==> exp/garnet <==
==> flow/design.v (excerpt) <==
module snack(
    input ps2_data,
    input ps2_clk,
    input clk,
    input [1:0] speed_mode,
    input rst_n,
    input key,
    output hsync,
    output vsync,
    output beep,
    output [3:0] vga_r,
    output [3:0] vga_g,
    output [3:0] vga_b
    );
    wire key_r,key_l,key_u,key_d;
    PS2 ps2(.clk(clk),.rst(!rst_n),.ps2_clk(ps2_clk),.ps2_data(ps2_data),.up(key_u),.left(key_l),.right(key_r),.down(key_d));
    wire [9:0] col;
    wire [8:0] row;
    wire [9:0] box_x;
    wire [8:0] box_y;
    wire drive;
    wire snake_r;
    wire snake_head;
    snack_control u1_snack_control(
        .clk(clk),
        .rst_n(rst_n),
        .key_r(key_r),
        .key_l(key_l),
        .key_u(key_u),
        .key_d(key_d),
        .box_x(box_x),
        .box_y(box_y),
        .x_pos(col),
        .y_pos(row),
        .speed_mode(speed_mode),
        .drive(drive),
        .snack_r(snake_r),
        .snake_head(snake_head)
                  );
    random_box u1_random_box(
        .clk(clk),
        .rst_n(rst_n),
        .drive(drive), 
        .box_x(box_x), 
        .box_y(box_y)
    );
    wire [11:0] pixel;
    wire rdn;
    reg control_signal;
    wire [3:0]vga_r1;
    wire [3:0]vga_g1;
    wire [3:0]vga_b1;
    wire hsync1;
    wire vsync1;
    wire [3:0]vga_r2;
    wire [3:0]vga_g2;
    wire [3:0]vga_b2;
    wire hsync2;
    wire vsync2;
    VGA vga0(
        .clk(clk),
        .rst(!rst_n),
        .R(vga_r1),
        .G(vga_g1),
        .B(vga_b1),
        .HS(hsync1),
        .VS(vsync1),
        .row(row),
        .col(col),
        .rdn(rdn),
        .Din(pixel)
    );
    assign vga_r2 = 4'h0;
    assign vga_g2 = 4'h0;
    assign vga_b2 = 4'h0;
    assign hsync2 = 1'b0;
    assign vsync2 = 1'b0;
    draw_snake draw(
        .clk(clk),
        .rdn(rdn),
        .row(row),
        .col(col),
        .rst_n(rst_n),
        .box_x(box_x),
        .box_y(box_y),
        .pixel(pixel),
        .snake_r(snake_r),
  ...
export LEC_CHECK = 0
export ABC_AREA = 1
export CAP_MARGIN = 20
export CORE_MARGIN = 2
export CORE_UTILIZATION = 65
export CTS_CLUSTER_SIZE = 80
export MAX_ROUTING_LAYER = met4
export MIN_ROUTING_LAYER = met1
export SETUP_SLACK_MARGIN = 5.0
export SLEW_MARGIN = 20
create_clock -name core_clock -period 40.0 [get_ports {clk}]
run.sh (not shown) runs the stock make flow with config.mk's settings and CLKGATE_MAP_FILE=.
==> exp/tundra: changes against exp/garnet <==
==> flow/config.mk (replaced) <==
export PLATFORM = sky130hd
export DESIGN_NAME = snack
export DESIGN_NICKNAME = snack
export VERILOG_FILES = /design/flow/design.v
export SDC_FILE = /design/flow/constraint.sdc
export NUM_CORES = 4
export LEC_CHECK = 0
export ABC_AREA = 1
export CAP_MARGIN = 20
export CORE_MARGIN = 2
export CORE_UTILIZATION = 72
export CTS_CLUSTER_DIAMETER = 312
export CTS_CLUSTER_SIZE = 15
export HOLD_SLACK_MARGIN = 0.29
export PLACE_DENSITY_LB_ADDON = 0.03
export SETUP_SLACK_MARGIN = -0.34
export SLEW_MARGIN = 20
==> flow/constraint.sdc (replaced) <==
create_clock -name core_clock -period 5.7 [get_ports {clk}]
set_input_delay 1.1400 -clock core_clock [delete_from_list [all_inputs] [get_ports {clk}]]
set_output_delay 1.1400 -clock core_clock [all_outputs]
set_load 0.01 [all_outputs]
==> exp/nickel: changes against exp/garnet <==
==> flow/config.mk (replaced) <==
export PLATFORM = sky130hd
export DESIGN_NAME = snack
export DESIGN_NICKNAME = snack
export VERILOG_FILES = /design/flow/design.v
export SDC_FILE = /design/flow/constraint.sdc
export NUM_CORES = 4
export LEC_CHECK = 0
export CAP_MARGIN = 20
export CORE_MARGIN = 2
export CORE_UTILIZATION = 55
export SLEW_MARGIN = 20
==> flow/constraint.sdc (replaced) <==
create_clock -name core_clock -period 10.7 [get_ports {clk}]
set_input_delay 2.1400 -clock core_clock [delete_from_list [all_inputs] [get_ports {clk}]]
set_output_delay 2.1400 -clock core_clock [all_outputs]
set_load 0.01 [all_outputs]
==> exp/lagoon: changes against exp/garnet <==
==> flow/config.mk (replaced) <==
export PLATFORM = sky130hd
export DESIGN_NAME = snack
export DESIGN_NICKNAME = snack
export VERILOG_FILES = /design/flow/design.v
export SDC_FILE = /design/flow/constraint.sdc
export NUM_CORES = 4
export LEC_CHECK = 0
export CAP_MARGIN = 20
export CORE_MARGIN = 2
export CORE_UTILIZATION = 72
export CTS_CLUSTER_DIAMETER = 397
export CTS_CLUSTER_SIZE = 10
export PLACE_DENSITY = 0.4
export SETUP_SLACK_MARGIN = 1.69
export SLEW_MARGIN = 20
==> flow/constraint.sdc (replaced) <==
create_clock -name core_clock -period 5.7 [get_ports {clk}]
set_input_delay 1.1400 -clock core_clock [delete_from_list [all_inputs] [get_ports {clk}]]
set_output_delay 1.1400 -clock core_clock [all_outputs]
set_load 0.01 [all_outputs]
==> flow_metrics.py <==
# Metrics from the implementation run
metrics = {
    "sta": {
        "fin_skew_ps": 22.0,
    },
    "status": {
        "status": "finished clean",
    },
    "cts": {
        "post_cts_resized": 0,
        "h-tree-depth": 3,
    },
    "grt": {
        "met2_usage_pct": 53.5,
        "grt_usage_pct": 34.0,
        "use_met1_pct": 47.2,
        "met3_usage_pct": 5.03,
    },
    "layout": {
        "finalInstanceArea_sq_um": 58100,
        "mi_logic_area_sq_um": 38200,
        "register_area_sq_um": 14300,
        "fin_nets": 7284,
    },
    "power": {
        "top_power_group": "clock",
    },
    "floorplanning": {
        "initCoreUtil_pct": 55.7,
        "die_y_um": 320,
    },
    "worst_setup_path": {
        "crit_chain": "buf_4, ha_1, a2111oi_0, nand3_1, a41oi_1, nor4b_1, o211ai_2, nand4_1, or4_1, or3_1, o32a_1",
        "arrival_ps": 5050,
    },
    "drt": {
        "dr.pass1.iters": 6,
    },
    "flow_run": {
        "log.warning_count": 101,
    },
}
-- figures above: exp/nickel

==> flow_metrics.py <==
# Metrics from the implementation run
metrics = {
    "status": {
        "status": "finished clean",
    },
    "worst_setup_path": {
        "arrival_ps": 4530,
    },
    "layout": {
        "mi_logic_area_sq_um": 38500,
        "finalInstanceArea_sq_um": 58100,
        "register_area_sq_um": 14300,
    },
    "cts": {
        "post_cts_resized": 21,
    },
    "drt": {
        "dr.pass1.iters": 7,
    },
    "grt": {
        "met2_usage_pct": 65.6,
        "grt_usage_pct": 42.5,
        "met3_usage_pct": 7.95,
    },
    "sta": {
        "fin_skew_ps": 28.7,
    },
}
-- figures above: exp/lagoon

==> flow_metrics.py <==
# Metrics from the implementation run
metrics = {
    "status": {
        "status": "finished clean",
    },
    "cts": {
        "h-tree-depth": 2,
        "post_cts_resized": 0,
    },
    "drt": {
        "dr.pass1.iters": 8,
    },
    "grt": {
        "use_met1_pct": 55.8,
        "met2_usage_pct": 65.1,
    },
    "layout": {
        "finalInstanceArea_sq_um": 59000,
    },
    "worst_setup_path": {
        "arrival_ps": 4070,
    },
    "floorplanning": {
        "die_y_um": 285,
    },
    "flow_run": {
        "log.warning_count": 104,
    },
    "power": {
        "top_power_group": "sequential cells",
    },
}
-- figures above: exp/tundra

==> flow_metrics.py <==
# Metrics from the implementation run
metrics = {
    "grt": {
        "met3_usage_pct": 7.36,
        "use_met1_pct": 53.0,
        "grt_usage_pct": 39.4,
        "met2_usage_pct": 59.9,
    },
    "worst_setup_path": {
        "crit_chain": "nand2_1, inv_1, clkdlybuf4s50_1",
        "arrival_ps": 1860,
    },
    "layout": {
        "fin_nets": 8455,
    },
    "status": {
        "status": "finished clean",
    },
    "floorplanning": {
        "initCoreUtil_pct": 65.6,
        "die_y_um": 300,
    },
    "drt": {
        "dr.pass1.iters": 6,
    },
    "sta": {
        "fin_skew_ps": 20.4,
    },
    "cts": {
        "post_cts_resized": 0,
        "h-tree-depth": 3,
    },
    "power": {
        "top_power_group": "clock",
    },
    "flow_run": {
        "log.warning_count": 104,
    },
}
-- figures above: exp/garnet



==> inputs of 06-16 <==
snack again, from the RTL that the note above started with.
==> flow/config.mk <==
export PLATFORM = sky130hd
export DESIGN_NAME = snack
export DESIGN_NICKNAME = snack
export VERILOG_FILES = /design/flow/design.v
export SDC_FILE = /design/flow/constraint.sdc
export NUM_CORES = 4
export LEC_CHECK = 0
export ABC_AREA = 1
export CAP_MARGIN = 15
export CELL_PAD_IN_SITES_DETAIL_PLACEMENT = 0
export CELL_PAD_IN_SITES_GLOBAL_PLACEMENT = 0
export CORE_MARGIN = 2
export CORE_UTILIZATION = 72
export CTS_CLUSTER_DIAMETER = 379
export CTS_CLUSTER_SIZE = 14
export HOLD_SLACK_MARGIN = 0.29
export MIN_ROUTING_LAYER = met1
export PLACE_DENSITY_LB_ADDON = 0.03
export SETUP_SLACK_MARGIN = -0.35
export SLEW_MARGIN = 20
==> flow/constraint.sdc <==
create_clock -name core_clock -period 5.78 [get_ports {clk}]
set_input_delay 1.1560 -clock core_clock [delete_from_list [all_inputs] [get_ports {clk}]]
set_output_delay 1.1560 -clock core_clock [all_outputs]
set_load 0.01 [all_outputs]
==> 09-10: changes against 06-16 <==
==> flow/config.mk (replaced) <==
export PLATFORM = sky130hd
export DESIGN_NAME = snack
export DESIGN_NICKNAME = snack
export VERILOG_FILES = /design/flow/design.v
export SDC_FILE = /design/flow/constraint.sdc
export NUM_CORES = 4
export LEC_CHECK = 0
export CAP_MARGIN = 20
export CORE_MARGIN = 2
export CORE_UTILIZATION = 40
export SLEW_MARGIN = 20
==> flow/constraint.sdc (replaced) <==
create_clock -name core_clock -period 8.48 [get_ports {clk}]
set_input_delay 1.6960 -clock core_clock [delete_from_list [all_inputs] [get_ports {clk}]]
set_output_delay 1.6960 -clock core_clock [all_outputs]
set_load 0.01 [all_outputs]
==> impl_metrics.json <==
{
  "core_area_um2": 137000,
  "place_area_um2": 56300,
  "synthToLayoutAreaGrowth_pct": 7.05,
  "pg_comb_mw": 1.69,
  "synth_cells": 6698,
  "pwr-share-seq_pct": 37.6,
  "layout.nonclk_buf_share_pct": 1.19,
  "worstMarginPinSlew_ns": 1.10,
  "adder_share_pct": 19.8,
  "power_mw": 8.12,
  "grt_usage_pct": 24.8,
  "status": "finished clean",
  "inverters": 228,
  "grt_start_max_net_pins": 235
}
the above is filed under 09-10

==> impl_metrics.json <==
{
  "status": "finished clean",
  "pg_comb_mw": 2.95,
  "adder_share_pct": 19.1,
  "layout.nonclk_buf_share_pct": 1.16,
  "place_area_um2": 57700,
  "worstMarginPinSlew_ns": 1.40,
  "power_mw": 10.7,
  "inverters": 870,
  "synthToLayoutAreaGrowth_pct": 3.78,
  "pwr-share-seq_pct": 42.2
}
the above is filed under 06-16

Power figures rest on the tool's default switching activity, not on a simulated workload.
